File: design.v
module ALU (
    input         clk,         
    input         rst,         
    input         i_vld,       
    input  [31:0] i_a,         
    input  [31:0] i_b,         
    input         opcode,      
    output reg [31:0] o_res,   
    output reg    o_res_vld,   
    output reg    overflow     
);
reg         i_vld_stage1;
reg [31:0]  i_a_stage1, i_b_stage1;
reg         opcode_stage1;
always @(posedge clk or posedge rst) begin
    if (rst) begin
        i_vld_stage1  <= 1'b0;
        i_a_stage1    <= 32'b0;
        i_b_stage1    <= 32'b0;
        opcode_stage1 <= 1'b0;
    end else begin
        i_vld_stage1  <= i_vld;
        i_a_stage1    <= i_a;
        i_b_stage1    <= i_b;
        opcode_stage1 <= opcode;
    end
end
reg         opcode_stage2, opcode_stage3, opcode_stage4;
always @(posedge clk or posedge rst) begin
    if (rst) begin
        opcode_stage2 <= 1'b0;
        opcode_stage3 <= 1'b0;
        opcode_stage4 <= 1'b0;
    end else begin
        opcode_stage2 <= opcode_stage1;
        opcode_stage3 <= opcode_stage2;
        opcode_stage4 <= opcode_stage3;
    end
end
wire [31:0] add_res, mul_res;
wire        add_vld, mul_vld;
wire        add_ovf,  mul_ovf;
adder_32bit adder_inst (
    .clk        (clk),
    .rst        (rst),
    .i_vld      (i_vld_stage1),
    .i_a        (i_a_stage1),
    .i_b        (i_b_stage1),
    .o_res      (add_res),
    .o_res_vld  (add_vld),
    .overflow   (add_ovf)
);
multiplier_32bit multiplier_inst (
    .clk        (clk),
    .rst        (rst),
    .i_vld      (i_vld_stage1),
    .i_a        (i_a_stage1),
    .i_b        (i_b_stage1),
    .o_res      (mul_res),
    .o_res_vld  (mul_vld),
    .overflow   (mul_ovf)
);
always @(posedge clk or posedge rst) begin
    if (rst) begin
        o_res     <= 32'b0;
        o_res_vld <= 1'b0;
        overflow  <= 1'b0;
    end else begin
        case (opcode_stage4)
            1'b0: begin   
                o_res     <= add_res;
                o_res_vld <= add_vld;
                overflow  <= add_ovf;
            end
            1'b1: begin   
                o_res     <= mul_res;
                o_res_vld <= mul_vld;
                overflow  <= mul_ovf;
            end
            default: begin
                o_res     <= 32'b0;
                o_res_vld <= 1'b0;
                overflow  <= 1'b0;
            end
        endcase
    end
end
endmodule
module adder_32bit (
    input         clk,
    input         rst,
    input  [31:0] i_a,
    input  [31:0] i_b,
    input         i_vld,
    output reg [31:0] o_res,
    output reg    o_res_vld,
    output reg    overflow
);
wire        sign_a, sign_b;
wire [7:0]  exp_a, exp_b;
wire [23:0] man_a, man_b;   
assign sign_a = i_a[31];
assign sign_b = i_b[31];
assign exp_a  = i_a[30:23];
assign exp_b  = i_b[30:23];
assign man_a = (exp_a == 8'b0) ? {1'b0, i_a[22:0]} : {1'b1, i_a[22:0]};
assign man_b = (exp_b == 8'b0) ? {1'b0, i_b[22:0]} : {1'b1, i_b[22:0]};
wire is_nan_a  = (exp_a == 8'hFF) && (|i_a[22:0]);
wire is_nan_b  = (exp_b == 8'hFF) && (|i_b[22:0]);
wire is_inf_a  = (exp_a == 8'hFF) && (i_a[22:0] == 23'b0);
wire is_inf_b  = (exp_b == 8'hFF) && (i_b[22:0] == 23'b0);
wire is_zero_a = (i_a[30:0] == 31'b0);
wire is_zero_b = (i_b[30:0] == 31'b0);
reg         i_vld_r;
reg         sign_a_r, sign_b_r;
reg  [7:0]  exp_a_r, exp_b_r;
reg  [23:0] man_a_r, man_b_r;
reg         is_nan_a_r, is_nan_b_r;
reg         is_inf_a_r, is_inf_b_r;
reg         is_zero_a_r, is_zero_b_r;
always @(posedge clk or posedge rst) begin
    if (rst) begin
        i_vld_r     <= 1'b0;
        sign_a_r    <= 1'b0; sign_b_r    <= 1'b0;
        exp_a_r     <= 8'b0; exp_b_r     <= 8'b0;
        man_a_r     <= 24'b0; man_b_r    <= 24'b0;
        is_nan_a_r  <= 1'b0; is_nan_b_r  <= 1'b0;
        is_inf_a_r  <= 1'b0; is_inf_b_r  <= 1'b0;
        is_zero_a_r <= 1'b0; is_zero_b_r <= 1'b0;
    end else begin
        i_vld_r     <= i_vld;
        sign_a_r    <= sign_a;    sign_b_r    <= sign_b;
        exp_a_r     <= exp_a;     exp_b_r     <= exp_b;
        man_a_r     <= man_a;     man_b_r     <= man_b;
        is_nan_a_r  <= is_nan_a;  is_nan_b_r  <= is_nan_b;
        is_inf_a_r  <= is_inf_a;  is_inf_b_r  <= is_inf_b;
        is_zero_a_r <= is_zero_a; is_zero_b_r <= is_zero_b;
    end
end
wire [7:0]  exp_diff;
wire [7:0]  shift_amt;
wire [23:0] man_a_aligned, man_b_aligned;
assign exp_diff = (exp_a_r > exp_b_r) ? (exp_a_r - exp_b_r) : (exp_b_r - exp_a_r);
assign shift_amt = (exp_diff > 8'd23) ? 8'd23 : exp_diff;   
assign man_a_aligned = (exp_a_r > exp_b_r) ? man_a_r : (man_a_r >> shift_amt);
assign man_b_aligned = (exp_a_r > exp_b_r) ? (man_b_r >> shift_amt) : man_b_r;
wire [7:0]  exp_larger = (exp_a_r > exp_b_r) ? exp_a_r : exp_b_r;
wire        op_add_sub;   
wire [24:0] sum_raw;      
wire        sign_sum;
assign op_add_sub = sign_a_r ^ sign_b_r;   
assign sum_raw = (sign_a_r == sign_b_r) ? 
                 {1'b0, man_a_aligned} + {1'b0, man_b_aligned} :   
                 (man_a_aligned >= man_b_aligned) ? 
                 {1'b0, man_a_aligned - man_b_aligned} :           
                 {1'b0, man_b_aligned - man_a_aligned};            
assign sign_sum = (sign_a_r == sign_b_r) ? sign_a_r :            
                  (man_a_aligned >= man_b_aligned) ? sign_a_r :  
                  sign_b_r;                                      
wire        add_nan = is_nan_a_r || is_nan_b_r ||
                      ((is_inf_a_r && is_inf_b_r) && (sign_a_r != sign_b_r));
reg         i_vld_r2;
reg [24:0]  sum_raw_r;
reg         sign_sum_r;
reg [7:0]   exp_larger_r;
reg         is_nan_r, is_inf_r, is_zero_r;
always @(posedge clk or posedge rst) begin
    if (rst) begin
        i_vld_r2    <= 1'b0;
        sum_raw_r   <= 25'b0;
        sign_sum_r  <= 1'b0;
        exp_larger_r <= 8'b0;
        is_nan_r    <= 1'b0;
        is_inf_r    <= 1'b0;
        is_zero_r   <= 1'b0;
    end else begin
        i_vld_r2    <= i_vld_r;
        sum_raw_r   <= sum_raw;
        sign_sum_r  <= sign_sum;
        exp_larger_r <= exp_larger;
        is_nan_r    <= add_nan;
        is_inf_r    <= (is_inf_a_r || is_inf_b_r) && !add_nan;
        is_zero_r   <= is_zero_a_r && is_zero_b_r;
    end
end
reg  [23:0] man_norm;
reg  [7:0]  exp_norm;
reg         overflow_norm;
always @(*) begin
    man_norm    = sum_raw_r[23:0];
    exp_norm    = exp_larger_r;
    overflow_norm = 1'b0;
    if (sum_raw_r[24:0] == 25'b0) begin
        man_norm = 24'b0;
        exp_norm = 8'b0;
    end
    else if (~sum_raw_r[24] && ~sum_raw_r[23]) begin   
        if (sum_raw_r[22]) begin
            man_norm = sum_raw_r[23:0] << 1;
            exp_norm = exp_larger_r - 1;
        end else if (sum_raw_r[21]) begin
            man_norm = sum_raw_r[23:0] << 2;
            exp_norm = exp_larger_r - 2;
        end else if (sum_raw_r[20]) begin
            man_norm = sum_raw_r[23:0] << 3;
            exp_norm = exp_larger_r - 3;
        end else if (sum_raw_r[19]) begin
            man_norm = sum_raw_r[23:0] << 4;
            exp_norm = exp_larger_r - 4;
        end else if (sum_raw_r[18]) begin
            man_norm = sum_raw_r[23:0] << 5;
            exp_norm = exp_larger_r - 5;
        end else if (sum_raw_r[17]) begin
            man_norm = sum_raw_r[23:0] << 6;
            exp_norm = exp_larger_r - 6;
        end else begin
            man_norm = sum_raw_r[23:0] << 7;
            exp_norm = exp_larger_r - 7;
        end
    end
    else if (sum_raw_r[24]) begin
        man_norm = sum_raw_r[24:1];
        exp_norm = exp_larger_r + 1;
        overflow_norm = (exp_norm == 8'hFF);   
    end
    if (exp_norm == 8'hFF) overflow_norm = 1'b1;
end
always @(posedge clk or posedge rst) begin
    if (rst) begin
        o_res     <= 32'b0;
        o_res_vld <= 1'b0;
        overflow  <= 1'b0;
    end else if (i_vld_r2) begin
        if (is_nan_r) begin
            o_res <= 32'h7FC0_0000;   
            overflow <= 1'b1;
        end
        else if (is_inf_r) begin
            o_res <= {sign_sum_r, 8'hFF, 23'b0};   
            overflow <= 1'b1;
        end
        else if (is_zero_r) begin
            o_res <= {sign_sum_r, 31'b0};   
            overflow <= 1'b0;
        end
        else if (overflow_norm) begin
            o_res <= {sign_sum_r, 8'hFF, 23'b0};   
            overflow <= 1'b1;
        end
        else begin
            o_res <= {sign_sum_r, exp_norm, man_norm[22:0]};
            overflow <= 1'b0;
        end
        o_res_vld <= 1'b1;
    end else begin
        o_res_vld <= 1'b0;
        o_res     <= 32'b0;
        overflow  <= 1'b0;
    end
end
endmodule
module multiplier_32bit (
    input         clk,
    input         rst,
    input  [31:0] i_a,
    input  [31:0] i_b,
    input         i_vld,
    output reg [31:0] o_res,
    output reg    o_res_vld,
    output reg    overflow
);
wire        sign_a, sign_b;
wire [7:0]  exp_a, exp_b;
wire [23:0] man_a, man_b;
assign sign_a = i_a[31];
assign sign_b = i_b[31];
assign exp_a  = i_a[30:23];
assign exp_b  = i_b[30:23];
assign man_a  = (exp_a == 8'b0) ? {1'b0, i_a[22:0]} : {1'b1, i_a[22:0]};
assign man_b  = (exp_b == 8'b0) ? {1'b0, i_b[22:0]} : {1'b1, i_b[22:0]};
wire is_nan_a  = (exp_a == 8'hFF) && (|i_a[22:0]);
wire is_nan_b  = (exp_b == 8'hFF) && (|i_b[22:0]);
wire is_inf_a  = (exp_a == 8'hFF) && (i_a[22:0] == 23'b0);
wire is_inf_b  = (exp_b == 8'hFF) && (i_b[22:0] == 23'b0);
wire is_zero_a = (i_a[30:0] == 31'b0);
wire is_zero_b = (i_b[30:0] == 31'b0);
reg         i_vld_r;
reg         sign_a_r, sign_b_r;
reg  [7:0]  exp_a_r, exp_b_r;
reg  [23:0] man_a_r, man_b_r;
reg         is_nan_a_r, is_nan_b_r;
reg         is_inf_a_r, is_inf_b_r;
reg         is_zero_a_r, is_zero_b_r;
always @(posedge clk or posedge rst) begin
    if (rst) begin
        i_vld_r     <= 1'b0;
        sign_a_r    <= 1'b0; sign_b_r    <= 1'b0;
        exp_a_r     <= 8'b0; exp_b_r     <= 8'b0;
        man_a_r     <= 24'b0; man_b_r    <= 24'b0;
        is_nan_a_r  <= 1'b0; is_nan_b_r  <= 1'b0;
        is_inf_a_r  <= 1'b0; is_inf_b_r  <= 1'b0;
        is_zero_a_r <= 1'b0; is_zero_b_r <= 1'b0;
    end else begin
        i_vld_r     <= i_vld;
        sign_a_r    <= sign_a;    sign_b_r    <= sign_b;
        exp_a_r     <= exp_a;     exp_b_r     <= exp_b;
        man_a_r     <= man_a;     man_b_r     <= man_b;
        is_nan_a_r  <= is_nan_a;  is_nan_b_r  <= is_nan_b;
        is_inf_a_r  <= is_inf_a;  is_inf_b_r  <= is_inf_b;
        is_zero_a_r <= is_zero_a; is_zero_b_r <= is_zero_b;
    end
end
wire [47:0] product_raw;   
wire        sign_res;
wire [7:0]  exp_raw;
wire [7:0]  exp_calc;
wire        overflow_calc;
wire [23:0] man_rounded;
wire [22:0] man_final;
assign sign_res = sign_a_r ^ sign_b_r;   
assign product_raw = man_a_r * man_b_r;  
assign exp_raw = exp_a_r + exp_b_r - 8'd127;
wire product_msb = product_raw[47];   
wire [47:0] product_shifted = product_msb ? product_raw >> 1 : product_raw;
assign exp_calc = product_msb ? exp_raw + 1 : exp_raw;
wire guard_bit    = product_shifted[23];
wire sticky_bit   = |product_shifted[22:0];
wire round_up     = guard_bit && (sticky_bit || product_shifted[24]);
assign man_rounded = product_shifted[47:24] + round_up;
wire carry_round = man_rounded[23];   
assign man_final = carry_round ? man_rounded[23:1] : man_rounded[22:0];
wire [7:0] exp_final = carry_round ? exp_calc + 1 : exp_calc;
assign overflow_calc = (exp_final == 8'hFF) || (exp_raw > 8'd254);
wire        mul_nan = is_nan_a_r || is_nan_b_r ||
                      ((is_inf_a_r && is_zero_b_r) || (is_zero_a_r && is_inf_b_r));
reg         i_vld_r2;
reg         sign_res_r;
reg [7:0]   exp_final_r;
reg [22:0]  man_final_r;
reg         overflow_calc_r;
reg         is_nan_r, is_inf_r, is_zero_r;
always @(posedge clk or posedge rst) begin
    if (rst) begin
        i_vld_r2        <= 1'b0;
        sign_res_r      <= 1'b0;
        exp_final_r     <= 8'b0;
        man_final_r     <= 23'b0;
        overflow_calc_r <= 1'b0;
        is_nan_r        <= 1'b0;
        is_inf_r        <= 1'b0;
        is_zero_r       <= 1'b0;
    end else begin
        i_vld_r2        <= i_vld_r;
        sign_res_r      <= sign_res;
        exp_final_r     <= exp_final;
        man_final_r     <= man_final;
        overflow_calc_r <= overflow_calc;
        is_nan_r        <= mul_nan;
        is_inf_r        <= (is_inf_a_r || is_inf_b_r) && !mul_nan;
        is_zero_r       <= is_zero_a_r || is_zero_b_r;
    end
end
always @(posedge clk or posedge rst) begin
    if (rst) begin
        o_res     <= 32'b0;
        o_res_vld <= 1'b0;
        overflow  <= 1'b0;
    end else if (i_vld_r2) begin
        if (is_nan_r) begin
            o_res <= 32'h7FC0_0000;   
            overflow <= 1'b1;
        end
        else if (is_inf_r) begin
            o_res <= {sign_res_r, 8'hFF, 23'b0};   
            overflow <= 1'b1;
        end
        else if (is_zero_r) begin
            o_res <= {sign_res_r, 31'b0};   
            overflow <= 1'b0;
        end
        else if (overflow_calc_r) begin
            o_res <= {sign_res_r, 8'hFF, 23'b0};   
            overflow <= 1'b1;
        end
        else begin
            o_res <= {sign_res_r, exp_final_r, man_final_r};
            overflow <= 1'b0;
        end
        o_res_vld <= 1'b1;
    end else begin
        o_res_vld <= 1'b0;
        o_res     <= 32'b0;
        overflow  <= 1'b0;
    end
end
endmodule
File: run.sh
#!/bin/bash
# the make line also repeats each setting of config.mk as NAME=value (left out here)
make -C /OpenROAD-flow-scripts/flow DESIGN_CONFIG=/design/flow/config.mk WORK_HOME=/design/flow/orfs CLKGATE_MAP_FILE= finish
File: config.mk
export PLATFORM = sky130hd
export DESIGN_NAME = ALU
export DESIGN_NICKNAME = ALU
export VERILOG_FILES = /design/flow/design.v
export SDC_FILE = /design/flow/constraint.sdc
export NUM_CORES = 4
export LEC_CHECK = 0
export CAP_MARGIN = 35
export CELL_PAD_IN_SITES_DETAIL_PLACEMENT = 0
export CELL_PAD_IN_SITES_GLOBAL_PLACEMENT = 1
export CORE_ASPECT_RATIO = 0.95
export CORE_MARGIN = 2
export CORE_UTILIZATION = 36
export CTS_CLUSTER_DIAMETER = 215
export GPL_ROUTABILITY_DRIVEN = 1
export HOLD_SLACK_MARGIN = -0.03
export MAX_ROUTING_LAYER = met5
export MIN_ROUTING_LAYER = met2
export PLACE_DENSITY_LB_ADDON = 0.06
export SLEW_MARGIN = 5
export TNS_END_PERCENT = 15
File: constraint.sdc
create_clock -name core_clock -period 11.6 [get_ports {clk}]
set_input_delay 2.3200 -clock core_clock [delete_from_list [all_inputs] [get_ports {clk}]]
set_output_delay 2.3200 -clock core_clock [all_outputs]
set_load 0.01 [all_outputs]
==> results_dict.tcl, run 1 <==
# yosys + openroad results
set metrics [dict create \
    status "complete, no violations" \
    cts-resized-gates 0 \
    initCoreUtil 0.3626 \
    flop_cell "dfrtp_1" \
    reg2regPathDepth 31 \
    synth_nets 5314 \
    fill_cells 11140 \
    final-comb-area_sq_um 28090 \
    top_cell "inv_1" \
    xor_area_frac 0.02483 \
    post-route-util 0.4031 \
    cts_setup_buffers 0 \
    top_area_cell "fa_1" \
    clk_pin_slew_ps 70 \
    rsz0062_at_grt "false" \
    aoi_share 0.1403 \
    top_area_frac 0.2473 \
    crit_arrival_ps 10860 \
    grt_pass1_vias 52040 \
    syn_avg_cell_area_sq_um 8.840 \
    hold_viol 0 \
    dp_hpwl_um 110100 \
    simple_gate_share 0.1700 \
    max_stage_delay_ps 1000 \
    yosys_cells 4469 \
    pin_count 102 \
    min_path_cells 0 \
    crit_top_cell "fa_1" \
    fin_crit_ps 10430 \
    edf_count 0 \
    area_growth_pct 11.17 \
    antenna_found_initial 0 \
    fmax_mhz 95.92 \
    tool_warnings 101 \
    max_slew_margin 0.3237 \
    cts_hold_buf 0 \
    r2r-end "multiplier_inst.man_final_r[5]" \
    mux_share 0.03500 \
    slowest_stage "dfrtp_1" \
    place.gp.congestion 0.9510 \
    grt-ovfl-total 0 \
    tightest_slew_ps 1007 \
    dieWidth_um 343.9 \
    clockBufferDepth 3 \
    crit_buf_inv 6 \
    vias 43910 \
    hold_end "opcode_stage2" \
    via_per_inst 7.399 \
    common_cells "inv_1, nand2_1, fa_1" \
    rows 118 \
    cp.required_ps 12040 \
    cp-end-kind "flop" \
    regArea_sq_um 7943 \
    r2r-start "adder_inst.man_b_r[10]" \
    die_area_sq_um 112400 \
    critical_path_class "reg2reg" \
    clkLatencyLatePin_ps 610 \
    cts_tree "built" \
    fin_crit_sh 0.8988 \
    syn_area_sq_um 39510 \
    fin_nets 5292 \
    synth.area.top_cells "fa_1, dfrtp_1, ha_1" \
    drt-total-wl_um 148300 \
    endpoint "multiplier_inst.man_final_r[5]" \
    synthArstFlopShare 1.000 \
    synth_flops 317 \
    portBuffers 101 \
    synthCells 4469 \
    yosys.area_share.adder 0.3388 \
    finClkSkew_ps 31.77 \
    ys_warn_count 3 \
    logic_family "adder cells" \
    worstPathMaxFanout 38 \
    worstSetupPathDepth 31 \
    cts_buffers 38 \
    first_iter_violations 6743 \
    worstSetupStartpointType "flop" \
    yosysUniqueCellTypes 107 \
    hold_path.class "reg2reg" \
    startpoint "adder_inst.man_b_r[10]" \
    antenna_left 0 \
    ys_seq_frac 0.2008 \
    reg2reg_slack_ps 1170 \
    grt_pass1_wl_um 223200 \
    grt_max_degree 174 \
    post_drt_wl_per_cell_um 25.00 \
    clockRootBuffer "clkbuf_16" \
    drv_cap 0 \
    yosys_area_sq_um 39510 \
    die_h_um 326.9 \
    cts_sinks 317 \
    slew_violations 0 \
    setup-violations-final 0 \
    hp-start "opcode_stage1" \
    drt_pass1_iterations 10 \
    track_usage 0.3994 \
    core_sq_um 109000 \
    drc_errors 0 \
    htreeDepth 2 \
    crit_family "adder cells" \
    fin_setup_tns_ps 0 \
]
## per-layer routing
metal,vias to the layer above,part of all wire,track usage
met5,-,0.017,0.2245
met4,68,0.069,0.05794
met3,1063,0.45,0.5865
met2,12560,0.46,0.4348
met1,15820,0,-
li1,14400,-,-
## final cells by class
| class | count | area share |
|---|---|---|
| Multi-Input combinational cell | 3216 | 0.6397 |
| Sequential cell | 317 | 0.1808 |
| Inverter | 661 | 0.05666 |
| Timing Repair Buffer | 213 | 0.05000 |
| Tap cell | 1440 | 0.04102 |
| Clock buffer | 50 | 0.02496 |
| Clock inverter | 20 | 0.005869 |
| Antenna cell | 17 | 0.0009686 |
## stage by stage
stage | setup WS [ps] | std cells | area, sq um | hold WS [ps]
floorplan | 508.8 | 4469 | 39510 | 331.2
global placement | 1165 | 5819 | 42010 | 332.5
detailed placement | 1554 | 5833 | 42320 | 334.7
CTS | 1472 | 5903 | 43670 | 347.5
global route | 751.0 | 5917 | 43880 | 356.7
finish | 1174 | 5934 | 43920 | 345.9
==> run 2: changes to the inputs <==
Settings changed: CAP_MARGIN 35 to 20, CELL_PAD_IN_SITES_DETAIL_PLACEMENT 0 to unset, CELL_PAD_IN_SITES_GLOBAL_PLACEMENT 1 to unset, CORE_ASPECT_RATIO 0.95 to unset, CORE_UTILIZATION 36 to 72, CTS_CLUSTER_DIAMETER 215 to 351, CTS_CLUSTER_SIZE set to 37, GPL_ROUTABILITY_DRIVEN 1 to unset, HOLD_SLACK_MARGIN -0.03 to unset, MAX_ROUTING_LAYER met5 to unset, MIN_ROUTING_LAYER met2 to unset, PLACE_DENSITY set to 0.68, PLACE_DENSITY_LB_ADDON 0.06 to unset, SETUP_SLACK_MARGIN set to -0.54, SLEW_MARGIN 5 to 20, TNS_END_PERCENT 15 to unset.
Clock period 11.6 ns to 7.0 ns, I/O delays scaled along.
==> results_dict.tcl, run 2 <==
# yosys + openroad results
set metrics [dict create \
    status "did not finish" \
    lastStage "global routing" \
    firstError "[ERROR GRT-0232] Routing congestion too high. Check the congestion heatmap in the GUI." \
    edf_count 0 \
    cts_hold_buf 0 \
    aoi_share 0.1403 \
    ys_seq_frac 0.2008 \
    synth.area.top_cells "fa_1, dfrtp_1, ha_1" \
    placedInstanceArea_sq_um 46300 \
    top_area_frac 0.2473 \
    synthCells 4469 \
    htreeDepth 1 \
    place.gp.congestion 1.012 \
    top_cell "inv_1" \
    portBuffers 101 \
    clockBufferDepth 3 \
    common_cells "inv_1, nand2_1, fa_1" \
    grt-ovfl-total 228 \
    pre_cts_ws_ps -1672 \
    logic_family "adder cells" \
    syn_avg_cell_area_sq_um 8.840 \
    yosysUniqueCellTypes 107 \
    syn_area_sq_um 39510 \
    yosys.area_share.adder 0.3388 \
    flop_cell "dfrtp_1" \
    mux_share 0.03500 \
    synthArstFlopShare 1.000 \
    initCoreUtil 0.7312 \
    die_h_um 238.2 \
    core_sq_um 54030 \
    simple_gate_share 0.1700 \
    synth_nets 5314 \
    dieWidth_um 238.2 \
    rows 85 \
    cts_sinks 317 \
    track_usage 0.8224 \
    dp_hpwl_um 112300 \
    synth_flops 317 \
    pin_count 102 \
    die_area_sq_um 56760 \
    cts_buffers 12 \
    yosys_cells 4469 \
    yosys_area_sq_um 39510 \
    ys_warn_count 3 \
    clockRootBuffer "clkbuf_16" \
    top_area_cell "fa_1" \
    xor_area_frac 0.02483 \
]
-- run 2: routing by layer --
layer,global-route usage,overflow
met1,0.8223,12
met2,0.9460,107
met3,0.7184,14
met4,0.8045,93
met5,0.4710,2
-- run 2: through the flow --
step	hold slack (ps)	TNS (ps)	utilization	instances
detailed placement	337.8	-61210	0.8570	5697
global placement	331.6	-47490	0.8570	5697
CTS	364.7	-44950	0.8860	5766
floorplan	331.2	-25090	-	4469
-- run 2: timing repair --
item | CTS
gates cloned | 1
buffers inserted | 61
pin swaps | 67
gates resized | 188
setup endpoints to repair | 56
==> run 3: changes to the inputs <==
Settings changed: CTS_CLUSTER_DIAMETER 351 to 233, CTS_CLUSTER_SIZE 37 to 95, PLACE_DENSITY 0.68 to 0.6, SETUP_SLACK_MARGIN -0.54 to 1.95, TNS_END_PERCENT set to 10.
Clock period 7.0 ns to 6.87 ns, I/O delays scaled along.
==> results_dict.tcl, run 3 <==
# yosys + openroad results
set metrics [dict create \
    status "did not finish" \
    lastStage "global routing" \
    firstError "[ERROR GRT-0229] Vertical edge usage exceeds the maximum allowed. (32, 24) usage=65535 limit=2200" \
    core_sq_um 54030 \
    flop_cell "dfrtp_1" \
    synth_flops 317 \
    synthArstFlopShare 1.000 \
    pin_count 102 \
    aoi_share 0.1403 \
    logic_family "adder cells" \
    synthCells 4469 \
    edf_count 0 \
    yosysUniqueCellTypes 107 \
    synth_nets 5314 \
    yosys_cells 4469 \
    common_cells "inv_1, nand2_1, fa_1" \
    top_area_cell "fa_1" \
    ys_warn_count 3 \
    top_area_frac 0.2473 \
    syn_avg_cell_area_sq_um 8.840 \
    simple_gate_share 0.1700 \
    yosys.area_share.adder 0.3388 \
    syn_area_sq_um 39510 \
    synth.area.top_cells "fa_1, dfrtp_1, ha_1" \
    clockRootBuffer "clkbuf_16" \
    portBuffers 101 \
    place.gp.congestion 1.060 \
    mux_share 0.03500 \
    cts_buffers 7 \
    yosys_area_sq_um 39510 \
    rows 85 \
    die_h_um 238.2 \
    top_cell "inv_1" \
    dieWidth_um 238.2 \
    xor_area_frac 0.02483 \
    die_area_sq_um 56760 \
    pre_cts_ws_ps -1713 \
    htreeDepth 1 \
    clockBufferDepth 3 \
    cts_sinks 317 \
    place_inst 5724 \
    initCoreUtil 0.7312 \
    dp_hpwl_um 111800 \
    ys_seq_frac 0.2008 \
]
==> run 3: stage by stage <==
stage / instance area [sq um] / hold WS [ps]
CTS: 47930 / 384.2
detailed placement: 46430 / 335.5
global placement: 46430 / 331.6
floorplan: 39890 / 331.2
==> run 3: repair_timing <==
item,CTS
setup buffers,50
endpoints found under the setup margin,58
hold buffers,0
pin swaps,44
endpoints found under the hold margin,0
gates resized,204
cloned,1
==> run 4: changes to the inputs <==
Settings changed: CORE_UTILIZATION 72 to 70, CTS_CLUSTER_DIAMETER 233 to unset, CTS_CLUSTER_SIZE 95 to unset, PLACE_DENSITY 0.6 to unset, SETUP_SLACK_MARGIN 1.95 to -0.0, TNS_END_PERCENT 10 to unset.
Clock period 6.87 ns to 8.07 ns, I/O delays scaled along.
==> results_dict.tcl, run 4 <==
# yosys + openroad results
set metrics [dict create \
    max_slew_margin 0.1552 \
    tightest_slew_ps 1256 \
    ys_seq_frac 0.2008 \
    fin_nets 5756 \
    worstSetupStartpointType "flop" \
    aoi_share 0.1403 \
    simple_gate_share 0.1700 \
    crit_arrival_ps 9100 \
    via_per_inst 6.430 \
    post_drt_wl_per_cell_um 24.17 \
    r2r-start "adder_inst.man_b_r[8]" \
    hold_viol 0 \
    fill_cells 3008 \
    xor_area_frac 0.02483 \
    ys_warn_count 3 \
    logic_family "adder cells" \
    r2r-end "multiplier_inst.overflow_calc_r" \
    min_path_cells 0 \
    track_usage 0.4578 \
    syn_area_sq_um 39510 \
    worstSetupPathDepth 29 \
    vias 36610 \
    clkLatencyLatePin_ps 570 \
    antenna_left 0 \
    clk_pin_slew_ps 70 \
    postLayoutCellArea_sq_um 47540 \
    syn_avg_cell_area_sq_um 8.840 \
    endpoint "multiplier_inst.overflow_calc_r" \
    pre_cts_ws_ps -369.3 \
    placedInstanceArea_sq_um 44870 \
    crit_family "adder cells" \
    drt_pass1_iterations 7 \
    critical_path_class "reg2reg" \
    synth_flops 317 \
    portBuffers 101 \
    synthCells 4469 \
    drv_cap 0 \
    yosys.area_share.adder 0.3388 \
    reg2regPathDepth 29 \
    drc_errors 0 \
    hold_path.class "reg2reg" \
    status "failed layout checks" \
    place.gp.congestion 0.9965 \
    clockBufferDepth 3 \
    synth.area.top_cells "fa_1, dfrtp_1, ha_1" \
    finClkSkew_ps 18.43 \
    yosys_area_sq_um 39510 \
    top_area_cell "fa_1" \
    drt-total-wl_um 137600 \
    crit_buf_inv 7 \
    rsz0062_at_grt "true" \
    grt_max_degree 186 \
    htreeDepth 2 \
    fin_crit_sh 1.071 \
    startpoint "adder_inst.man_b_r[8]" \
    reg2reg_slack_ps -570 \
    tool_warnings 104 \
    hold_end "opcode_stage4" \
    worstPathMaxFanout 8 \
    first_iter_violations 4445 \
    grt-ovfl-total 0 \
    max_stage_delay_ps 640 \
    initCoreUtil 0.7047 \
    setup_ws_ps -569.3 \
    dp_hpwl_um 99830 \
    check-failures "negative setup slack" \
    cts_hold_buf 0 \
    fmax_mhz 115.8 \
    yosysUniqueCellTypes 107 \
    setup-violations-final 32 \
    cp-end-kind "flop" \
    hp-start "opcode_stage3" \
    slowest_stage "fa_1" \
    yosys_cells 4469 \
    mux_share 0.03500 \
    rows 87 \
    common_cells "inv_1, nand2_1, fa_1" \
    grt_pass1_wl_um 207200 \
    dieWidth_um 241.6 \
    cts_tree "built" \
    crit_top_cell "fa_1" \
    top_area_frac 0.2473 \
    cp.required_ps 8530 \
    core_sq_um 56060 \
    die_h_um 241.6 \
    antenna_found_initial 12 \
    die_area_sq_um 58350 \
    fin_crit_ps 8639 \
    slew_violations 0 \
    flop_cell "dfrtp_1" \
    pin_count 102 \
    synth_nets 5314 \
    area_growth_pct 20.34 \
    clockRootBuffer "clkbuf_16" \
    cts_sinks 317 \
    grt_pass1_vias 37380 \
    whs_ps 349.3 \
    synthArstFlopShare 1.000 \
    edf_count 0 \
    top_cell "inv_1" \
    cts_buffers 35 \
]
[run 4: what timing repair did]
| item | 4_1_cts | 5_1_grt |
|---|---|---|
| cloned | 0 | 1 |
| pin swaps | 46 | 56 |
| resized | 109 | 166 |
| setup buffers | 44 | 17 |
| setup endpoints to repair | 32 | 56 |
[run 4: through the flow]
step	TNS [ps]	instances	utilization
after global routing	-17650	5692	0.8480
after global placement	-3013	5571	0.8004
after floorplan	0	4469	-
after CTS	-1017	5677	0.8349
final	-10670	5694	0.8481
after detailed placement	-6416	5571	0.8004
[run 4: layout make-up]
class,instances,area [sq um],share of cell area
well taps,756,945.9,0.01990
multi-input cells,3216,29130,0.6127
clock inverters,14,125.1,0.002632
repair buffers,680,5922,0.1246
inverters,661,2485,0.05227
clock buffers,48,974.7,0.02050
flip-flops and latches,317,7955,0.1673
diodes,2,5.005,0.0001053
[run 4: per-layer routing]
layer,GRT usage,routed length [um]
met1,0.5737,46820
met2,0.7223,62030
met3,0.1222,17660
met4,0.2614,11030
met5,0,93
==> run 5: changes to the inputs <==
Settings changed: CORE_ASPECT_RATIO set to 0.52, CORE_UTILIZATION 70 to 72, CTS_CLUSTER_DIAMETER set to 363, CTS_CLUSTER_SIZE set to 42, MAX_ROUTING_LAYER set to met4, PLACE_DENSITY_LB_ADDON set to 0.15, SETUP_SLACK_MARGIN -0.0 to 1.7.
Clock period 8.07 ns to 5.72 ns, I/O delays scaled along.
==> results_dict.tcl, run 5 <==
# yosys + openroad results
set metrics [dict create \
    common_cells "inv_1, nand2_1, fa_1" \
    synth.area.top_cells "fa_1, dfrtp_1, ha_1" \
    top_cell "inv_1" \
    syn_avg_cell_area_sq_um 8.840 \
    die_area_sq_um 56860 \
    edf_count 0 \
    simple_gate_share 0.1700 \
    yosys_area_sq_um 39510 \
    place_inst 5801 \
    grt-ovfl-total 70 \
    synthCells 4469 \
    clockBufferDepth 3 \
    rows 61 \
    xor_area_frac 0.02483 \
    clockRootBuffer "clkbuf_16" \
    die_h_um 172.9 \
    cts_sinks 317 \
    synth_nets 5314 \
    core_sq_um 53810 \
    aoi_share 0.1403 \
    portBuffers 101 \
    top_area_frac 0.2473 \
    synthArstFlopShare 1.000 \
    top_area_cell "fa_1" \
    yosysUniqueCellTypes 107 \
    htreeDepth 1 \
    status "did not finish" \
    flop_cell "dfrtp_1" \
    ys_warn_count 3 \
    yosys_cells 4469 \
    firstError "[ERROR GRT-0232] Routing congestion too high. Check the congestion heatmap in the GUI." \
    ys_seq_frac 0.2008 \
    syn_area_sq_um 39510 \
    synth_flops 317 \
    track_usage 0.8280 \
    cts_hold_buf 0 \
    dp_hpwl_um 129100 \
    place.gp.congestion 1.134 \
    initCoreUtil 0.7342 \
    logic_family "adder cells" \
    cts_buffers 11 \
    pin_count 102 \
    lastStage "global routing" \
    yosys.area_share.adder 0.3388 \
    dieWidth_um 328.8 \
    mux_share 0.03500 \
]
-- run 5: stage by stage --
stage	area, sq um	setup WS [ps]
after floorplan	40490	-2346
after global placement	47430	-2673
after detailed placement	47430	-2979
after CTS	50690	-2782
-- run 5: what timing repair did --
action,CTS
setup buffers,146
pin swaps,166
setup endpoints to repair,86
gates cloned,7
gates resized,387
-- run 5: layer usage --
layer,overflow,global-route usage
met3,3,0.7329
met1,2,0.8571
met4,29,0.7171
met2,36,0.9189
met5,-,-
==> run 6: changes to the inputs <==
Settings changed: CAP_MARGIN 20 to 5, CORE_ASPECT_RATIO 0.52 to unset, CORE_UTILIZATION 72 to 70, CTS_CLUSTER_DIAMETER 363 to unset, CTS_CLUSTER_SIZE 42 to 33, GPL_ROUTABILITY_DRIVEN set to 1, MAX_ROUTING_LAYER met4 to met5, PLACE_DENSITY_LB_ADDON 0.15 to unset, SETUP_SLACK_MARGIN 1.7 to 1.06.
Clock period 5.72 ns to 4.14 ns, I/O delays scaled along.
==> results_dict.tcl, run 6 <==
# yosys + openroad results
set metrics [dict create \
    syn_avg_cell_area_sq_um 8.840 \
    synth_flops 317 \
    core_sq_um 56060 \
    yosys_area_sq_um 39510 \
    synth.area.top_cells "fa_1, dfrtp_1, ha_1" \
    ys_seq_frac 0.2008 \
    ys_warn_count 3 \
    dieWidth_um 241.6 \
    die_h_um 241.6 \
    synthCells 4469 \
    simple_gate_share 0.1700 \
    mux_share 0.03500 \
    common_cells "inv_1, nand2_1, fa_1" \
    cts_buffers 35 \
    track_usage 0.9233 \
    clockBufferDepth 3 \
    top_area_frac 0.2473 \
    place_inst 5887 \
    clockRootBuffer "clkbuf_16" \
    logic_family "adder cells" \
    yosys_cells 4469 \
    die_area_sq_um 58350 \
    flop_cell "dfrtp_1" \
    initCoreUtil 0.7047 \
    grt-ovfl-total 2131 \
    portBuffers 101 \
    yosysUniqueCellTypes 107 \
    yosys.area_share.adder 0.3388 \
    dp_hpwl_um 108500 \
    rows 87 \
    cts_sinks 317 \
    xor_area_frac 0.02483 \
    aoi_share 0.1403 \
    top_area_cell "fa_1" \
    synth_nets 5314 \
    firstError "[ERROR GRT-0232] Routing congestion too high. Check the congestion heatmap in the GUI." \
    place.gp.congestion 1.038 \
    htreeDepth 2 \
    edf_count 0 \
    lastStage "global routing" \
    synthArstFlopShare 1.000 \
    top_cell "inv_1" \
    syn_area_sq_um 39510 \
    status "did not finish" \
    pin_count 102 \
]
## run 6: metal layers
layer,GRT usage,overflow
met1,0.8758,37
met2,1.094,1426
met3,0.7808,61
met4,0.9978,600
met5,0.4992,7
## run 6: per-stage QoR
stage | setup slack (ps) | hold WS [ps] | instance area (sq um) | utilization | TNS (ps)
4_1_cts | -4173 | 351.3 | 52390 | 0.9346 | -197210
3_5_place_dp | -4408 | 335.5 | 47920 | 0.8548 | -215390
3_3_place_gp | -4218 | 332.0 | 47920 | 0.8548 | -207810
2_1_floorplan | -3926 | 331.2 | 40670 | - | -457070
## run 6: what timing repair did
item / CTS
endpoints found under the setup margin: 89
gates resized: 457
hold buffers: 0
gates cloned: 5
buffers inserted: 168
pin swaps: 220
==> run 7: changes to the inputs <==
Settings changed: ABC_AREA set to 1, CAP_MARGIN 5 to 20, CORE_UTILIZATION 70 to 72, CTS_CLUSTER_SIZE 33 to 99, GPL_ROUTABILITY_DRIVEN 1 to unset, MAX_ROUTING_LAYER met5 to unset, PLACE_DENSITY set to 0.6, SETUP_SLACK_MARGIN 1.06 to unset, TNS_END_PERCENT set to 40.
Clock period 4.14 ns to 5.32 ns, I/O delays scaled along.
==> results_dict.tcl, run 7 <==
# yosys + openroad results
set metrics [dict create \
    synthArstFlopShare 1.000 \
    cts_hold_buf 0 \
    clockBufferDepth 3 \
    firstError "[ERROR GRT-0116] Global routing finished with congestion. Check the congestion regions in the DRC Viewer." \
    dieWidth_um 244.5 \
    top_area_frac 0.2346 \
    clockRootBuffer "clkbuf_16" \
    yosys_area_sq_um 41650 \
    synth_flops 317 \
    initCoreUtil 0.7247 \
    die_h_um 244.5 \
    cts_buffers 31 \
    rows 88 \
    lastStage "global routing" \
    top_cell "nand2_1" \
    die_area_sq_um 59790 \
    synthCells 5773 \
    yosys_cells 5773 \
    mux_share 0.01015 \
    ys_seq_frac 0.1905 \
    yosys.area_share.adder 0.3214 \
    grt-ovfl-total 2465 \
    common_cells "nand2_1, inv_1, fa_1" \
    yosysUniqueCellTypes 60 \
    xor_area_frac 0.01619 \
    track_usage 0.9658 \
    synth.area.top_cells "fa_1, dfrtp_1, nand2_1" \
    syn_avg_cell_area_sq_um 7.215 \
    place.gp.congestion 1.065 \
    cts_sinks 317 \
    edf_count 0 \
    synth_nets 6618 \
    simple_gate_share 0.2421 \
    place_inst 7206 \
    core_sq_um 57480 \
    top_area_cell "fa_1" \
    pin_count 102 \
    htreeDepth 1 \
    aoi_share 0.07573 \
    portBuffers 101 \
    logic_family "adder cells" \
    dp_hpwl_um 126300 \
    syn_area_sq_um 41650 \
    ys_warn_count 3 \
    flop_cell "dfrtp_1" \
    status "did not finish" \
]
## run 7: metrics by stage
| step | setup slack, ps | util | cell area, sq um |
|---|---|---|---|
| after global placement | -2128 | 0.8582 | 49320 |
| after CTS | -2191 | 0.9201 | 52880 |
| after detailed placement | -2601 | 0.8582 | 49320 |
| after floorplan | -2150 | - | 41650 |
## run 7: what timing repair did
action                                 in CTS
pin swaps                                 136
cloned                                     11
endpoints found under the hold margin       0
setup buffers                             100
setup endpoints to repair                  57
gates resized                             427
## run 7: metal layers
| metal | GRT usage | overflow |
|---|---|---|
| met1 | 0.9153 | 184 |
| met2 | 1.094 | 1513 |
| met3 | 0.8813 | 192 |
| met4 | 1.003 | 566 |
| met5 | 0.7353 | 10 |
==> run 8: changes to the inputs <==
Settings changed: CTS_CLUSTER_SIZE 99 to 10, PLACE_DENSITY 0.6 to unset, PLACE_DENSITY_LB_ADDON set to 0.02, TNS_END_PERCENT 40 to unset.
Clock period 5.32 ns to 7.61 ns, I/O delays scaled along.
==> results_dict.tcl, run 8 <==
# yosys + openroad results
set metrics [dict create \
    synthCells 5773 \
    status "failed layout checks" \
    ys_seq_frac 0.1905 \
    tightest_slew_ps 1171 \
    slowest_stage "fa_1" \
    cts_tree "built" \
    fin_setup_tns_ps -14330 \
    worstPathMaxFanout 7 \
    setup-violations-final 32 \
    rsz0062_at_grt "true" \
    yosysUniqueCellTypes 60 \
    cts_sinks 317 \
    ys_warn_count 3 \
    cts_hold_buf 0 \
    rows 88 \
    worstSetupPathDepth 41 \
    reg2reg_slack_ps -570 \
    min_path_cells 0 \
    drt-total-wl_um 155700 \
    hold_path.class "reg2reg" \
    antenna_found_initial 9 \
    hp-start "opcode_stage3" \
    fmax_mhz 122.3 \
    regArea_sq_um 7980 \
    grt_max_degree 126 \
    hold_viol 0 \
    clkLatencyLatePin_ps 600 \
    max_stage_delay_ps 670 \
    place.gp.congestion 1.061 \
    yosys_cells 5773 \
    clockBufferDepth 3 \
    cp-end-kind "flop" \
    crit_buf_inv 10 \
    fin_crit_sh 1.075 \
    syn_avg_cell_area_sq_um 7.215 \
    edf_count 0 \
    critical_path_class "reg2reg" \
    via_per_inst 6.226 \
    synth_nets 6618 \
    hold_end "opcode_stage4" \
    die_area_sq_um 59790 \
    synth.area.top_cells "fa_1, dfrtp_1, nand2_1" \
    grt-ovfl-total 0 \
    antenna_left 0 \
    mux_share 0.01015 \
    r2r-start "adder_inst.man_a_r[8]" \
    place_inst 6596 \
    top_area_frac 0.2346 \
    dp_hpwl_um 107400 \
    fin_cells 6715 \
    htreeDepth 2 \
    top_area_cell "fa_1" \
    r2r-end "multiplier_inst.man_final_r[18]" \
    setup_ws_ps -569.4 \
    vias 41810 \
    clk_pin_slew_ps 80 \
    portBuffers 101 \
    final-comb-area_sq_um 28470 \
    postLayoutCellArea_sq_um 47240 \
    pin_count 102 \
    drv_cap 0 \
    initCoreUtil 0.7247 \
    simple_gate_share 0.2421 \
    area_growth_pct 13.41 \
    check-failures "negative setup slack" \
    post-route-util 0.8218 \
    xor_area_frac 0.01619 \
    crit_arrival_ps 8670 \
    grt_pass1_vias 41000 \
    yosys_area_sq_um 41650 \
    cp.required_ps 8100 \
    worstSetupStartpointType "flop" \
    reg2regPathDepth 41 \
    flop_cell "dfrtp_1" \
    drt_pass1_iterations 14 \
    endpoint "multiplier_inst.man_final_r[18]" \
    synthArstFlopShare 1.000 \
    dieWidth_um 244.5 \
    first_iter_violations 6061 \
    post_drt_wl_per_cell_um 23.19 \
    common_cells "nand2_1, inv_1, fa_1" \
    die_h_um 244.5 \
    drc_errors 0 \
    grt_pass1_wl_um 219400 \
    tool_warnings 109 \
    cts_buffers 39 \
    logic_family "adder cells" \
    yosys.area_share.adder 0.3214 \
    fin_nets 6779 \
    syn_area_sq_um 41650 \
    synth_flops 317 \
    placedInstanceArea_sq_um 44560 \
    core_sq_um 57480 \
    fin_crit_ps 8179 \
    fill_cells 3446 \
    startpoint "adder_inst.man_a_r[8]" \
    crit_family "adder cells" \
    aoi_share 0.07573 \
    max_slew_margin 0.2111 \
    crit_top_cell "nand2_1" \
    clockRootBuffer "clkbuf_16" \
    finClkSkew_ps 36.37 \
    top_cell "nand2_1" \
    track_usage 0.4795 \
    slew_violations 0 \
]
-- run 8: what timing repair did --
action,4_1_cts,5_1_grt
setup buffers,2,52
setup endpoints to repair,27,34
gates resized,15,244
gates cloned,0,7
pin swaps,1,69
-- run 8: area by class of cell --
cell class              count  area share
diodes                      7   0.0003708
clock buffers              43     0.02140
clock inverters             7    0.002040
inverters                1308      0.1041
multi-input cells        3885      0.6028
flip-flops and latches    317      0.1689
well taps                 765     0.02026
repair buffers            383     0.08008
-- run 8: per-layer routing --
metal  vias up  global-route usage  wire, um
li1      17610                   -         -
met3      1445              0.1191     21590
met1     19110              0.5525     48280
met5         -                   0       225
met2      3636              0.7683     67710
met4        12              0.3773     17930
-- run 8: through the flow --
stage	hold WS (ps)	setup WS (ps)
after detailed placement	336.2	-68.07
final	347.0	-569.4
after global placement	332.6	45.73
after floorplan	331.2	139.6
after CTS	350.3	5.436
after global routing	358.0	-844.4
==> run 9: changes to the inputs <==
Settings changed: CELL_PAD_IN_SITES_GLOBAL_PLACEMENT set to 1, CORE_ASPECT_RATIO set to 1.09, CORE_UTILIZATION 72 to 37, CTS_CLUSTER_DIAMETER set to 39, CTS_CLUSTER_SIZE 10 to unset, GPL_ROUTABILITY_DRIVEN set to 1, GPL_TIMING_DRIVEN set to 0, HOLD_SLACK_MARGIN set to 0.24, MAX_ROUTING_LAYER set to met4, PLACE_DENSITY_LB_ADDON 0.02 to 0.17, SETUP_SLACK_MARGIN set to 0.96, SLEW_MARGIN 20 to 15.
Clock period 7.61 ns to 9.0 ns, I/O delays scaled along.
==> results_dict.tcl, run 9 <==
# yosys + openroad results
set metrics [dict create \
    status "complete, no violations" \
    max_stage_delay_ps 610 \
    reg2reg_slack_ps 1190 \
    crit_arrival_ps 8320 \
    tool_warnings 98 \
    grt_pass1_vias 38370 \
    clk_pin_slew_ps 60 \
    startpoint "adder_inst.man_a_r[23]" \
    yosys_cells 5773 \
    critical_path_class "reg2reg" \
    die_area_sq_um 115300 \
    initCoreUtil 0.3731 \
    ys_seq_frac 0.1905 \
    fin_crit_ps 7814 \
    yosys.area_share.adder 0.3214 \
    pin_count 102 \
    fmax_mhz 128.0 \
    area_growth_pct 16.63 \
    placedInstanceArea_sq_um 44730 \
    slew_violations 0 \
    postLayoutCellArea_sq_um 48580 \
    synth.area.top_cells "fa_1, dfrtp_1, nand2_1" \
    dp_hpwl_um 134800 \
    top_cell "nand2_1" \
    via_per_inst 4.991 \
    edf_count 0 \
    clockRootBuffer "clkbuf_16" \
    track_usage 0.2894 \
    hold_viol 0 \
    worstSetupPathDepth 38 \
    whs_ps 346.6 \
    final-comb-area_sq_um 28310 \
    core_sq_um 111600 \
    xor_area_frac 0.01619 \
    fill_cells 11780 \
    r2r-start "adder_inst.man_a_r[23]" \
    syn_area_sq_um 41650 \
    yosys_area_sq_um 41650 \
    place.gp.congestion 0.9623 \
    grt_max_degree 39 \
    simple_gate_share 0.2421 \
    fin_crit_sh 0.8682 \
    grt_pass1_wl_um 241600 \
    die_h_um 354.3 \
    hold_end "opcode_stage3" \
    flop_cell "dfrtp_1" \
    crit_top_cell "nand2_1" \
    fin_cells 7501 \
    hp-start "opcode_stage2" \
    rows 128 \
    finClkSkew_ps 45.07 \
    common_cells "nand2_1, inv_1, fa_1" \
    portBuffers 101 \
    clockBufferDepth 3 \
    r2r-end "multiplier_inst.overflow_calc_r" \
    htreeDepth 2 \
    yosysUniqueCellTypes 60 \
    top_area_cell "fa_1" \
    worstSetupStartpointType "flop" \
    syn_avg_cell_area_sq_um 7.215 \
    cts_tree "built" \
    grt-ovfl-total 0 \
    max_slew_margin 0.3193 \
    hold_path.class "reg2reg" \
    drt_pass1_iterations 5 \
    cp-end-kind "flop" \
    min_path_cells 0 \
    drc_errors 0 \
    top_area_frac 0.2346 \
    vias 37430 \
    clkLatencyLatePin_ps 620 \
    tightest_slew_ps 1021 \
    synthArstFlopShare 1.000 \
    drt-total-wl_um 160600 \
    reg2regPathDepth 38 \
    post_drt_wl_per_cell_um 21.41 \
    fin_nets 6817 \
    synth_flops 317 \
    synth_nets 6618 \
    crit_family "adder cells" \
    dieWidth_um 325.4 \
    place_inst 7379 \
    drv_cap 0 \
    first_iter_violations 2606 \
    logic_family "adder cells" \
    aoi_share 0.07573 \
    cts_buffers 43 \
    cts_hold_buf 0 \
    synthCells 5773 \
    cp.required_ps 9510 \
    slowest_stage "fa_1" \
    endpoint "multiplier_inst.overflow_calc_r" \
    antenna_found_initial 4 \
    cts_sinks 317 \
    mux_share 0.01015 \
    ys_warn_count 3 \
    rsz0062_at_grt "true" \
    crit_buf_inv 7 \
    antenna_left 0 \
    setup-violations-final 0 \
    regArea_sq_um 7933 \
    worstPathMaxFanout 10 \
]
## run 9: what timing repair did
action,4_1_cts,5_1_grt
setup endpoints to repair,32,42
resized,411,214
hold endpoints to repair,0,0
setup buffers,4,39
pin swaps,3,49
## run 9: per-layer routing
| layer | GRT usage | wire length (um) | vias up |
|---|---|---|---|
| met1 | 0.3507 | 66260 | 18410 |
| met2 | 0.4954 | 79060 | 1021 |
| met4 | 0.1249 | 8373 | 0 |
| li1 | - | - | 17740 |
| met3 | 0.02286 | 6923 | 263 |
| met5 | - | 0 | - |
## run 9: per-stage QoR
stage	utilization	setup WS (ps)	TNS [ps]
2_1_floorplan	-	1530	0
3_3_place_gp	0.3990	-560.3	-7796
3_5_place_dp	0.4007	-579.5	-7714
4_1_cts	0.4270	962.7	0
5_1_grt	0.4351	897.1	0
6_report	0.4352	1186	0
## run 9: area by class of cell
type / count / area share
repair buffers: 154 / 0.03178
clock inverters: 26 / 0.009221
multi-input cells: 3885 / 0.5827
flip-flops and latches: 317 / 0.1633
plain buffers: 263 / 0.04963
clock buffers: 51 / 0.02359
well taps: 1495 / 0.03851
inverters: 1308 / 0.1011
diodes: 2 / 0.0001030
==> run 10: changes to the inputs <==
Settings changed: CELL_PAD_IN_SITES_GLOBAL_PLACEMENT 1 to 3, CORE_ASPECT_RATIO 1.09 to unset, CORE_UTILIZATION 37 to 62, CTS_CLUSTER_DIAMETER 39 to unset, CTS_CLUSTER_SIZE set to 17, GPL_TIMING_DRIVEN 0 to 1, HOLD_SLACK_MARGIN 0.24 to unset, MIN_ROUTING_LAYER set to met2, PLACE_DENSITY_LB_ADDON 0.17 to 0.1, SETUP_SLACK_MARGIN 0.96 to unset, SLEW_MARGIN 15 to 20, TNS_END_PERCENT set to 85.
Clock period 9.0 ns to 10.9 ns, I/O delays scaled along.
==> results_dict.tcl, run 10 <==
# yosys + openroad results
set metrics [dict create \
    synth_nets 6618 \
    top_area_frac 0.2346 \
    logic_family "adder cells" \
    die_area_sq_um 69270 \
    yosys_cells 5773 \
    ys_warn_count 3 \
    rows 95 \
    syn_avg_cell_area_sq_um 7.215 \
    edf_count 0 \
    firstError "[ERROR FLW-0024] Place density exceeds 1.0 (current PLACE_DENSITY_LB_ADDON =  0.1). Please check if the value of  PLACE_DENSITY_LB_ADDON is between 0 and 0.99." \
    synthCells 5773 \
    status "did not finish" \
    synthArstFlopShare 1.000 \
    syn_area_sq_um 41650 \
    ys_seq_frac 0.1905 \
    aoi_share 0.07573 \
    xor_area_frac 0.01619 \
    core_sq_um 66800 \
    simple_gate_share 0.2421 \
    lastStage "global placement without I/O" \
    mux_share 0.01015 \
    yosysUniqueCellTypes 60 \
    yosys_area_sq_um 41650 \
    initCoreUtil 0.6235 \
    yosys.area_share.adder 0.3214 \
    common_cells "nand2_1, inv_1, fa_1" \
    top_area_cell "fa_1" \
    synth_flops 317 \
    flop_cell "dfrtp_1" \
    synth.area.top_cells "fa_1, dfrtp_1, nand2_1" \
    die_h_um 263.2 \
    top_cell "nand2_1" \
    dieWidth_um 263.2 \
]
==> run 11: changes to the inputs <==
Settings changed: ABC_AREA 1 to unset, CAP_MARGIN 20 to 15, CELL_PAD_IN_SITES_GLOBAL_PLACEMENT 3 to unset, CORE_UTILIZATION 62 to 72, CTS_CLUSTER_SIZE 17 to 37, GPL_ROUTABILITY_DRIVEN 1 to unset, GPL_TIMING_DRIVEN 1 to unset, HOLD_SLACK_MARGIN set to -0.1, MAX_ROUTING_LAYER met4 to unset, MIN_ROUTING_LAYER met2 to unset, PLACE_DENSITY set to 0.68, PLACE_DENSITY_LB_ADDON 0.1 to unset, SETUP_SLACK_MARGIN set to 1.39, TNS_END_PERCENT 85 to unset.
Clock period 10.9 ns to 9.0 ns, I/O delays scaled along.
==> results_dict.tcl, run 11 <==
# yosys + openroad results
set metrics [dict create \
    status "complete, no violations" \
    top_cell "inv_1" \
    antenna_left 0 \
    drt-total-wl_um 152800 \
    vias 38080 \
    rows 85 \
    htreeDepth 2 \
    slowest_stage "fa_2" \
    pin_count 102 \
    via_per_inst 6.963 \
    fin_setup_tns_ps 0 \
    cts_buffers 35 \
    critical_path_class "reg2reg" \
    mux_share 0.03500 \
    pre_cts_ws_ps 47.89 \
    dieWidth_um 238.2 \
    worstSetupStartpointType "flop" \
    startpoint "adder_inst.man_a_r[13]" \
    slew_violations 0 \
    final-comb-area_sq_um 30280 \
    cp.required_ps 9470 \
    clockRootBuffer "clkbuf_16" \
    synth_nets 5314 \
    hold_end "opcode_stage2" \
    setup-violations-final 0 \
    drc_errors 0 \
    fill_cells 2447 \
    postLayoutCellArea_sq_um 47730 \
    worstPathMaxFanout 15 \
    clk_pin_slew_ps 70 \
    synth_flops 317 \
    hp-start "opcode_stage1" \
    edf_count 0 \
    hold_viol 0 \
    setup_ws_ps 290.1 \
    post_drt_wl_per_cell_um 27.95 \
    grt-ovfl-total 0 \
    yosysUniqueCellTypes 107 \
    fmax_mhz 114.8 \
    fin_crit_sh 0.9678 \
    placedInstanceArea_sq_um 41880 \
    grt_max_degree 181 \
    drt_pass1_iterations 22 \
    antenna_found_initial 16 \
    reg2reg_slack_ps 290 \
    yosys_area_sq_um 39510 \
    syn_area_sq_um 39510 \
    ys_seq_frac 0.2008 \
    grt_pass1_wl_um 202100 \
    synthArstFlopShare 1.000 \
    crit_top_cell "fa_1" \
    max_slew_margin 0.1627 \
    cts_sinks 317 \
    xor_area_frac 0.02483 \
    top_area_frac 0.2473 \
    cts_tree "built" \
    max_stage_delay_ps 590 \
    yosys_cells 4469 \
    crit_arrival_ps 9180 \
    dp_hpwl_um 90010 \
    reg2regPathDepth 33 \
    common_cells "inv_1, nand2_1, fa_1" \
    aoi_share 0.1403 \
    crit_family "adder cells" \
    grt_pass1_vias 35560 \
    die_h_um 238.2 \
    hold_path.class "reg2reg" \
    clockBufferDepth 3 \
    min_path_cells 0 \
    first_iter_violations 5607 \
    synthCells 4469 \
    syn_avg_cell_area_sq_um 8.840 \
    flop_cell "dfrtp_1" \
    clkLatencyLatePin_ps 600 \
    tightest_slew_ps 1247 \
    regArea_sq_um 8048 \
    fin_crit_ps 8710 \
    finClkSkew_ps 37.99 \
    track_usage 0.4652 \
    core_sq_um 54030 \
    logic_family "adder cells" \
    die_area_sq_um 56760 \
    endpoint "multiplier_inst.overflow_calc_r" \
    place.gp.congestion 1.046 \
    simple_gate_share 0.1700 \
    area_growth_pct 20.82 \
    cp-end-kind "flop" \
    ys_warn_count 3 \
    initCoreUtil 0.7312 \
    top_area_cell "fa_1" \
    rsz0062_at_grt "true" \
    worstSetupPathDepth 33 \
    yosys.area_share.adder 0.3388 \
    r2r-start "adder_inst.man_a_r[13]" \
    fin_nets 5583 \
    synth.area.top_cells "fa_1, dfrtp_1, ha_1" \
    drv_cap 0 \
    r2r-end "multiplier_inst.overflow_calc_r" \
    crit_buf_inv 9 \
    tool_warnings 107 \
    portBuffers 101 \
]
-- run 11: through the flow --
step / util / hold WS, ps / std cells
final: 0.8835 / 352.7 / 5468
after global routing: 0.8833 / 353.8 / 5464
after CTS: 0.8340 / 349.5 / 5311
after detailed placement: 0.7752 / 335.6 / 5136
after global placement: 0.7752 / 331.9 / 5136
after floorplan: - / 331.2 / 4469
-- run 11: final cells by class --
class,instances,share of cell area
clock buffers,48,0.02087
diodes,7,0.0003670
multi-input cells,3222,0.6344
well taps,696,0.01824
flip-flops and latches,317,0.1686
clock inverters,16,0.005636
repair buffers,501,0.09987
inverters,661,0.05206
-- run 11: metal layers --
metal	routed length, um	vias up	share of wire	global-route usage
li1	-	15080	-	-
met1	49190	18110	0.32	0.5932
met2	65410	3594	0.43	0.7186
met3	22880	1279	0.15	0.1226
met4	15210	10	0.10	0.2767
met5	145	-	0.00095	0
-- run 11: timing repair --
| action | 4_1_cts | 5_1_grt |
|---|---|---|
| setup endpoints to repair | 57 | 57 |
| hold buffers | 0 | 0 |
| resized | 242 | 332 |
| setup buffers | 108 | 141 |
| pin swaps | 74 | 172 |
| cloned | 3 | 9 |
==> run 12: changes to the inputs <==
Settings changed: CAP_MARGIN 15 to 20, CORE_UTILIZATION 72 to 71, CTS_CLUSTER_SIZE 37 to unset, GPL_ROUTABILITY_DRIVEN set to 1, HOLD_SLACK_MARGIN -0.1 to unset, MAX_ROUTING_LAYER set to met5, PLACE_DENSITY 0.68 to unset, PLACE_DENSITY_LB_ADDON set to 0.25, SETUP_SLACK_MARGIN 1.39 to 2.4.
Clock period 9.0 ns to 8.06 ns, I/O delays scaled along.
==> results_dict.tcl, run 12 <==
# yosys + openroad results
set metrics [dict create \
    htreeDepth 2 \
    yosys.area_share.adder 0.3388 \
    syn_avg_cell_area_sq_um 8.840 \
    cts_sinks 317 \
    cts_buffers 35 \
    top_area_frac 0.2473 \
    top_cell "inv_1" \
    initCoreUtil 0.7171 \
    mux_share 0.03500 \
    cts_hold_buf 0 \
    rows 86 \
    die_area_sq_um 57540 \
    lastStage "global routing" \
    portBuffers 101 \
    place.gp.congestion 1.039 \
    synthCells 4469 \
    synth_nets 5314 \
    yosys_area_sq_um 39510 \
    xor_area_frac 0.02483 \
    synth.area.top_cells "fa_1, dfrtp_1, ha_1" \
    flop_cell "dfrtp_1" \
    die_h_um 239.9 \
    pin_count 102 \
    logic_family "adder cells" \
    dp_hpwl_um 100200 \
    yosys_cells 4469 \
    clockBufferDepth 3 \
    syn_area_sq_um 39510 \
    synthArstFlopShare 1.000 \
    clockRootBuffer "clkbuf_16" \
    edf_count 0 \
    common_cells "inv_1, nand2_1, fa_1" \
    aoi_share 0.1403 \
    top_area_cell "fa_1" \
    yosysUniqueCellTypes 107 \
    synth_flops 317 \
    ys_seq_frac 0.2008 \
    simple_gate_share 0.1700 \
    status "did not finish" \
    core_sq_um 55090 \
    dieWidth_um 239.9 \
    ys_warn_count 3 \
]
-- run 12: through the flow --
stage | cells | area (sq um) | setup WS (ps) | TNS [ps]
2_1_floorplan | 4469 | 40580 | 7.632 | 0
3_3_place_gp | 5469 | 44630 | -189.3 | -976.9
3_5_place_dp | 5469 | 44630 | -395.9 | -3908
4_1_cts | 5610 | 47390 | -164.1 | -1416
-- run 12: what timing repair did --
item | 4_1_cts
setup buffers | 71
pin swaps | 88
gates resized | 190
endpoints found under the hold margin | 0
setup endpoints to repair | 57
cloned | 6
==> run 13: changes to the inputs <==
Settings changed: CAP_MARGIN 20 to 0, CORE_UTILIZATION 71 to 72, CTS_CLUSTER_DIAMETER set to 233, CTS_CLUSTER_SIZE set to 95, GPL_ROUTABILITY_DRIVEN 1 to unset, MAX_ROUTING_LAYER met5 to unset, PLACE_DENSITY set to 0.6, PLACE_DENSITY_LB_ADDON 0.25 to unset, SETUP_SLACK_MARGIN 2.4 to -0.43.
Clock period 8.06 ns to 6.9 ns, I/O delays scaled along.
==> results_dict.tcl, run 13 <==
# yosys + openroad results
set metrics [dict create \
    cts_sinks 317 \
    top_cell "inv_1" \
    common_cells "inv_1, nand2_1, fa_1" \
    track_usage 0.9313 \
    placedInstanceArea_sq_um 46570 \
    synth_nets 5314 \
    ys_seq_frac 0.2008 \
    yosys.area_share.adder 0.3388 \
    dp_hpwl_um 110200 \
    syn_avg_cell_area_sq_um 8.840 \
    firstError "[ERROR GRT-0232] Routing congestion too high. Check the congestion heatmap in the GUI." \
    htreeDepth 1 \
    yosysUniqueCellTypes 107 \
    rows 85 \
    edf_count 0 \
    aoi_share 0.1403 \
    yosys_cells 4469 \
    mux_share 0.03500 \
    flop_cell "dfrtp_1" \
    portBuffers 101 \
    syn_area_sq_um 39510 \
    pin_count 102 \
    die_h_um 238.2 \
    lastStage "global routing" \
    ys_warn_count 3 \
    synth.area.top_cells "fa_1, dfrtp_1, ha_1" \
    top_area_frac 0.2473 \
    synthCells 4469 \
    grt-ovfl-total 1355 \
    top_area_cell "fa_1" \
    status "did not finish" \
    cts_hold_buf 0 \
    xor_area_frac 0.02483 \
    initCoreUtil 0.7312 \
    die_area_sq_um 56760 \
    synth_flops 317 \
    clockRootBuffer "clkbuf_16" \
    dieWidth_um 238.2 \
    synthArstFlopShare 1.000 \
    logic_family "adder cells" \
    clockBufferDepth 3 \
    place.gp.congestion 1.017 \
    yosys_area_sq_um 39510 \
    cts_buffers 7 \
    simple_gate_share 0.1700 \
    core_sq_um 54030 \
]
## run 13: per-stage QoR
stage / worst slack, ps / cells / TNS (ps) / hold slack [ps]
floorplan: -1159 / 4469 / -29300 / 331.2
CTS: -1583 / 5803 / -48670 / 390.7
detailed placement: -1640 / 5729 / -67380 / 334.7
global placement: -1338 / 5729 / -51460 / 331.9
## run 13: timing repair
| action | in CTS |
|---|---|
| buffers inserted | 72 |
| gates resized | 249 |
| pin swaps | 120 |
| gates cloned | 2 |
| setup endpoints to repair | 57 |
## run 13: per-layer routing
layer	overflow	track usage
met5	12	0.6918
met3	96	0.8412
met2	746	1.039
met4	425	0.9767
met1	76	0.8995
